// figan_upconv
module figan_upconv #(
    parameter DATA_WIDTH = 16
)(
    input  wire clk,
    input  wire rst_n,
    input  wire valid_in,
    input  wire signed [DATA_WIDTH-1:0] data_in,
    output wire ready_out,
    output wire valid_out,
    output wire signed [DATA_WIDTH-1:0] data_out
);
Size: ~12,000 cells after synthesis, ~37 I/O pins, ~110,000 µm² of cells after synthesis.
Settings: LEC_CHECK=0, CAP_MARGIN=15, CELL_PAD_IN_SITES_GLOBAL_PLACEMENT=1, CORE_MARGIN=2, CORE_UTILIZATION=57, CTS_CLUSTER_SIZE=50, GPL_ROUTABILITY_DRIVEN=0, GPL_TIMING_DRIVEN=1, SETUP_SLACK_MARGIN=0.56, SLEW_MARGIN=20, TNS_END_PERCENT=10; clock period 3.86 ns.
run.sh (not shown) runs the stock make flow with config.mk's settings and CLKGATE_MAP_FILE=.
The baseline completed and failed the layout checks on setup timing.
Edit:
==> flow/config.mk (replaced) <==
export PLATFORM = sky130hd
export DESIGN_NAME = figan_upconv
export DESIGN_NICKNAME = figan_upconv
export VERILOG_FILES = /design/flow/design.v
export SDC_FILE = /design/flow/constraint.sdc
export NUM_CORES = 4
export LEC_CHECK = 0
export CAP_MARGIN = 20
export CORE_MARGIN = 2
export CORE_UTILIZATION = 69
export SLEW_MARGIN = 20
==> flow/constraint.sdc (replaced) <==
create_clock -name core_clock -period 8.17 [get_ports {clk}]
set_input_delay 1.6340 -clock core_clock [delete_from_list [all_inputs] [get_ports {clk}]]
set_output_delay 1.6340 -clock core_clock [all_outputs]
set_load 0.01 [all_outputs]
Outcome:
- The new run completed and failed the layout checks on setup timing
- maximum frequency is higher by 2.0%
- final area goes down by 2.9%
- first-iteration DRC count climbs by 25%
- non-clock buffer count came out lower by 299
- power goes down by 53%
- clock-buffer cell count decreases by 20
- utilization came out higher by 12 points
- sequential share of layout area rose by 1.1 points
- via count climbs by 0.53%
- setup slack is better by 4500 ps
Edit:
--- a/flow/config.mk
+++ b/flow/config.mk
@@ -6,6 +6,9 @@
 export NUM_CORES = 4
 export LEC_CHECK = 0
+export ABC_AREA = 1
 export CAP_MARGIN = 20
 export CORE_MARGIN = 2
-export CORE_UTILIZATION = 69
+export CORE_UTILIZATION = 72
+export SETUP_SLACK_MARGIN = 0.37
 export SLEW_MARGIN = 20
+export TNS_END_PERCENT = 5
==> flow/constraint.sdc (replaced) <==
create_clock -name core_clock -period 2.12 [get_ports {clk}]
set_input_delay 0.4240 -clock core_clock [delete_from_list [all_inputs] [get_ports {clk}]]
set_output_delay 0.4240 -clock core_clock [all_outputs]
set_load 0.01 [all_outputs]
Effect:
- The changed run aborted during global routing (ODB-0269)
- area after synthesis increases by 2.3%
- die area is lower by 1.9%
- synthesized cell count rises by 2.4%
Edit:
--- a/flow/config.mk
+++ b/flow/config.mk
@@ -6,9 +6,6 @@
 export NUM_CORES = 4
 export LEC_CHECK = 0
-export ABC_AREA = 1
 export CAP_MARGIN = 20
 export CORE_MARGIN = 2
-export CORE_UTILIZATION = 72
-export SETUP_SLACK_MARGIN = 0.37
+export CORE_UTILIZATION = 14
 export SLEW_MARGIN = 20
-export TNS_END_PERCENT = 5
==> flow/constraint.sdc (replaced) <==
create_clock -name core_clock -period 15.6 [get_ports {clk}]
set_input_delay 3.1200 -clock core_clock [delete_from_list [all_inputs] [get_ports {clk}]]
set_output_delay 3.1200 -clock core_clock [all_outputs]
set_load 0.01 [all_outputs]
After rerunning: This time the run completed with no timing, DRC or antenna violations; synthesized area decreases by 2.3%; die area increases to 5.0 times its value; synthesized cell count decreases by 2.4%.

* * *

run 1:
Starting RTL as in the previous note.
export LEC_CHECK = 0
export CAP_MARGIN = 15
export CELL_PAD_IN_SITES_GLOBAL_PLACEMENT = 0
export CORE_MARGIN = 2
export CORE_UTILIZATION = 62
export CTS_CLUSTER_SIZE = 50
export GPL_ROUTABILITY_DRIVEN = 0
export GPL_TIMING_DRIVEN = 1
export HOLD_SLACK_MARGIN = -0.1
export MAX_ROUTING_LAYER = met4
export SETUP_SLACK_MARGIN = 0.56
export SLEW_MARGIN = 20
export TNS_END_PERCENT = 5
create_clock -name core_clock -period 3.86 [get_ports {clk}]
Completing all stages was not enough for run 1: its layout failed the final checks because of negative setup slack.
Modified inputs, run 2 compared to run 1
- CORE_UTILIZATION now 40, was 62
- HOLD_SLACK_MARGIN no longer set, was -0.1
- TNS_END_PERCENT no longer set, was 5
- CAP_MARGIN now 20, was 15
- CTS_CLUSTER_SIZE no longer set, was 50
- SETUP_SLACK_MARGIN no longer set, was 0.56
- CELL_PAD_IN_SITES_GLOBAL_PLACEMENT no longer set, was 0
- MAX_ROUTING_LAYER no longer set, was met4
- GPL_TIMING_DRIVEN no longer set, was 1
- GPL_ROUTABILITY_DRIVEN no longer set, was 0
- the clock period (ns, I/O delays scaled along) now 8.04, was 3.86
==> comparison <==
- | run 2 | all stages done | FAIL | negative setup slack |
- Per the comparison of run 2 with run 1, cell area power density lost 150 nW/um^2; register fraction of the total cell area increased 0.29 points; minimum clock period decreased by 0.047 ns relative to the old numbers.
- Any difference in arrival time of the worst setup path between run 1 and run 2 is small enough to ignore.
- Re setup slack of the critical path after layout: run 2 and run 1 aren't equal, and the higher value belongs to run 2.
- The combinational power share was comparable across run 2 and run 1.
- Number of standard cells in the layout, taps in and fillers out (run 2 vs. run 1) increases by a few percent
- Total power, run 2 vs run 1: down by more than half
- Top layer reached by signal wires: met4 -> run 1, met5 -> run 2
- In the metrics for run 2 and run 1, the one carrying the higher highest clock rate is run 2.
- The cell with the biggest individual delay on the critical path comes out sky130_fd_sc_hd__fa_2 in one run and sky130_fd_sc_hd__fa_1 in the other, namely in run 2 and run 1 respectively.
Input changes introduced in run 3 (baseline for comparison: run 2):
- SETUP_SLACK_MARGIN: unset -> -0.34
- the clock period (ns, I/O delays scaled along): 8.04 -> 10.9
- Compared with run 2, the router placed fewer vias in run 3.
- Run comparison: run 2 critical path launch point dec2.conv_inst.line_buff_2[1][3]; run 3 critical path launch point dec2.conv_inst.line_buff_2[1][5]
- Hold violation total from the final report came out exactly the same in run 3 and run 2.
- Total wire length delta for run 3 relative to run 2: about 1.3% lower
- [compare] base=run 2 new=run 3: worst hold margin -0.071 ns, logic depth of the worst setup path including buffers -1, number of cells produced by synthesis ~0 delta.
- Run 3: flow completed, timing, DRC and antenna clean
Inputs modified between run 3 and run 4:
- CORE_UTILIZATION: 40 -> 68
- SETUP_SLACK_MARGIN: -0.34 -> unset
- CTS_CLUSTER_DIAMETER: unset -> 247
- the clock period (ns, I/O delays scaled along): 10.9 -> 10.2
Findings:
- First-pass GRT wire length: run 3 vs run 4, no meaningful difference
- Going from run 3 to run 4, total global-route track usage grows by 12 points.
- Compared with run 3, run 4 degrades number of design-rule violations left by the first detailed-router iteration.

* * *

Setup of build 67:
Starting RTL as in the previous note.
make LEC_CHECK=0 ABC_AREA=0 CAP_MARGIN=0 CELL_PAD_IN_SITES_DETAIL_PLACEMENT=1 CELL_PAD_IN_SITES_GLOBAL_PLACEMENT=1 CORE_MARGIN=2 CORE_UTILIZATION=71 CTS_CLUSTER_SIZE=23 GPL_ROUTABILITY_DRIVEN=0 HOLD_SLACK_MARGIN=0.17 MIN_ROUTING_LAYER=met2 SETUP_SLACK_MARGIN=-0.78 SLEW_MARGIN=15 finish   # period 13.0 ns
Status(build 67) = ERROR, stage = detailed placement
Relative to build 67, the following input files were edited for build 36:
==> flow/config.mk <==
export PLATFORM = sky130hd
export DESIGN_NAME = figan_upconv
export DESIGN_NICKNAME = figan_upconv
export VERILOG_FILES = /design/flow/design.v
export SDC_FILE = /design/flow/constraint.sdc
export NUM_CORES = 4
export LEC_CHECK = 0
export CAP_MARGIN = 20
export CORE_MARGIN = 2
export CORE_UTILIZATION = 40
export SLEW_MARGIN = 20
==> flow/constraint.sdc <==
create_clock -name core_clock -period 10.9 [get_ports {clk}]
set_input_delay 2.1800 -clock core_clock [delete_from_list [all_inputs] [get_ports {clk}]]
set_output_delay 2.1800 -clock core_clock [all_outputs]
set_load 0.01 [all_outputs]
Findings:
Die width: build 36 higher than build 67. Build 36 has completed all stages; timing, DRC and antenna checks passed. Looking only at die height, and setting everything else aside, the higher value of build 36 and build 67 goes to build 36. Cmp build 36 and build 67 / core box area / lower: build 67. Looking at number of placement rows across build 36 and build 67, the one that comes out higher is build 36. Re area share of and-or/or-and cells after synthesis: no difference whatsoever between build 67 and build 36. Row die size: build 36 higher / build 67 lower.
Here is what was changed in the inputs of build 50 compared with build 36.
diff --git a/flow/config.mk b/flow/config.mk
--- a/flow/config.mk
+++ b/flow/config.mk
@@ -8 +8,2 @@
-export CAP_MARGIN = 20
+export ABC_AREA = 1
+export CAP_MARGIN = 0
@@ -10 +11,2 @@
-export CORE_UTILIZATION = 40
+export CORE_UTILIZATION = 72
+export SETUP_SLACK_MARGIN = 1.46
==> flow/constraint.sdc <==
create_clock -name core_clock -period 9.82 [get_ports {clk}]
set_input_delay 1.9640 -clock core_clock [delete_from_list [all_inputs] [get_ports {clk}]]
set_output_delay 1.9640 -clock core_clock [all_outputs]
set_load 0.01 [all_outputs]
## What came out
Against build 36, build 50 comes in 212 higher on number of non-clock buffers.
Looking only at cell count in the Yosys report, and setting everything else aside, the lower value of build 50 and build 36 goes to build 36.
Build 50 ends up with a area growth from synthesis to layout that is 1.5 points higher than in build 36.
Of build 50 and build 36, the run reporting the higher largest buffer count on any clock path was build 36.
The worst setup slack in build 50 sits 0.43 ns above the value recorded for build 36.
Here is what was changed in the inputs of build 77 compared with build 50.
diff --git a/flow/config.mk b/flow/config.mk
--- a/flow/config.mk
+++ b/flow/config.mk
@@ -12 +12,2 @@
-export SETUP_SLACK_MARGIN = 1.46
+export CTS_CLUSTER_SIZE = 95
+export SETUP_SLACK_MARGIN = -0.33
==> flow/constraint.sdc <==
create_clock -name core_clock -period 6.03 [get_ports {clk}]
set_input_delay 1.2060 -clock core_clock [delete_from_list [all_inputs] [get_ports {clk}]]
set_output_delay 1.2060 -clock core_clock [all_outputs]
set_load 0.01 [all_outputs]
--- outcome ---
Of build 77 and build 50, it is build 77 that has the higher post-detailed-route wirelength per cell. Going from build 50 to build 77, final setup violation count grows by 15. Power density over the cells: build 77 > build 50. [flow] build 77 | stages: complete | final checks: fail | reason: setup timing.
The inputs of build 62 differ from those of build 77 as listed below.
diff --git a/flow/config.mk b/flow/config.mk
--- a/flow/config.mk
+++ b/flow/config.mk
@@ -8,2 +8 @@
-export ABC_AREA = 1
-export CAP_MARGIN = 0
+export CAP_MARGIN = 20
@@ -11,3 +10,2 @@
-export CORE_UTILIZATION = 72
-export CTS_CLUSTER_SIZE = 95
-export SETUP_SLACK_MARGIN = -0.33
+export CORE_UTILIZATION = 70
+export SETUP_SLACK_MARGIN = 1.0
==> flow/constraint.sdc <==
create_clock -name core_clock -period 8.97 [get_ports {clk}]
set_input_delay 1.7940 -clock core_clock [delete_from_list [all_inputs] [get_ports {clk}]]
set_output_delay 1.7940 -clock core_clock [all_outputs]
set_load 0.01 [all_outputs]
[summary]
Although build 62 finished all stages, its layout failed final checks on setup timing.
The lower compound-gate portion of the synthesized area came out of build 62.
Measured slew at the worst slew-check pin: build 77 vs build 62 — no meaningful difference
Build 62 vs. build 77: clock period minus worst slack rose by 1.08 ns, routed wire length shrank by about 20%, critical path depth rose 3.
Of the two candidates, build 77 has the worse reg-to-reg setup timing slack and build 62 the better one.
Power figures rest on the tool's default switching activity, not on a simulated workload.
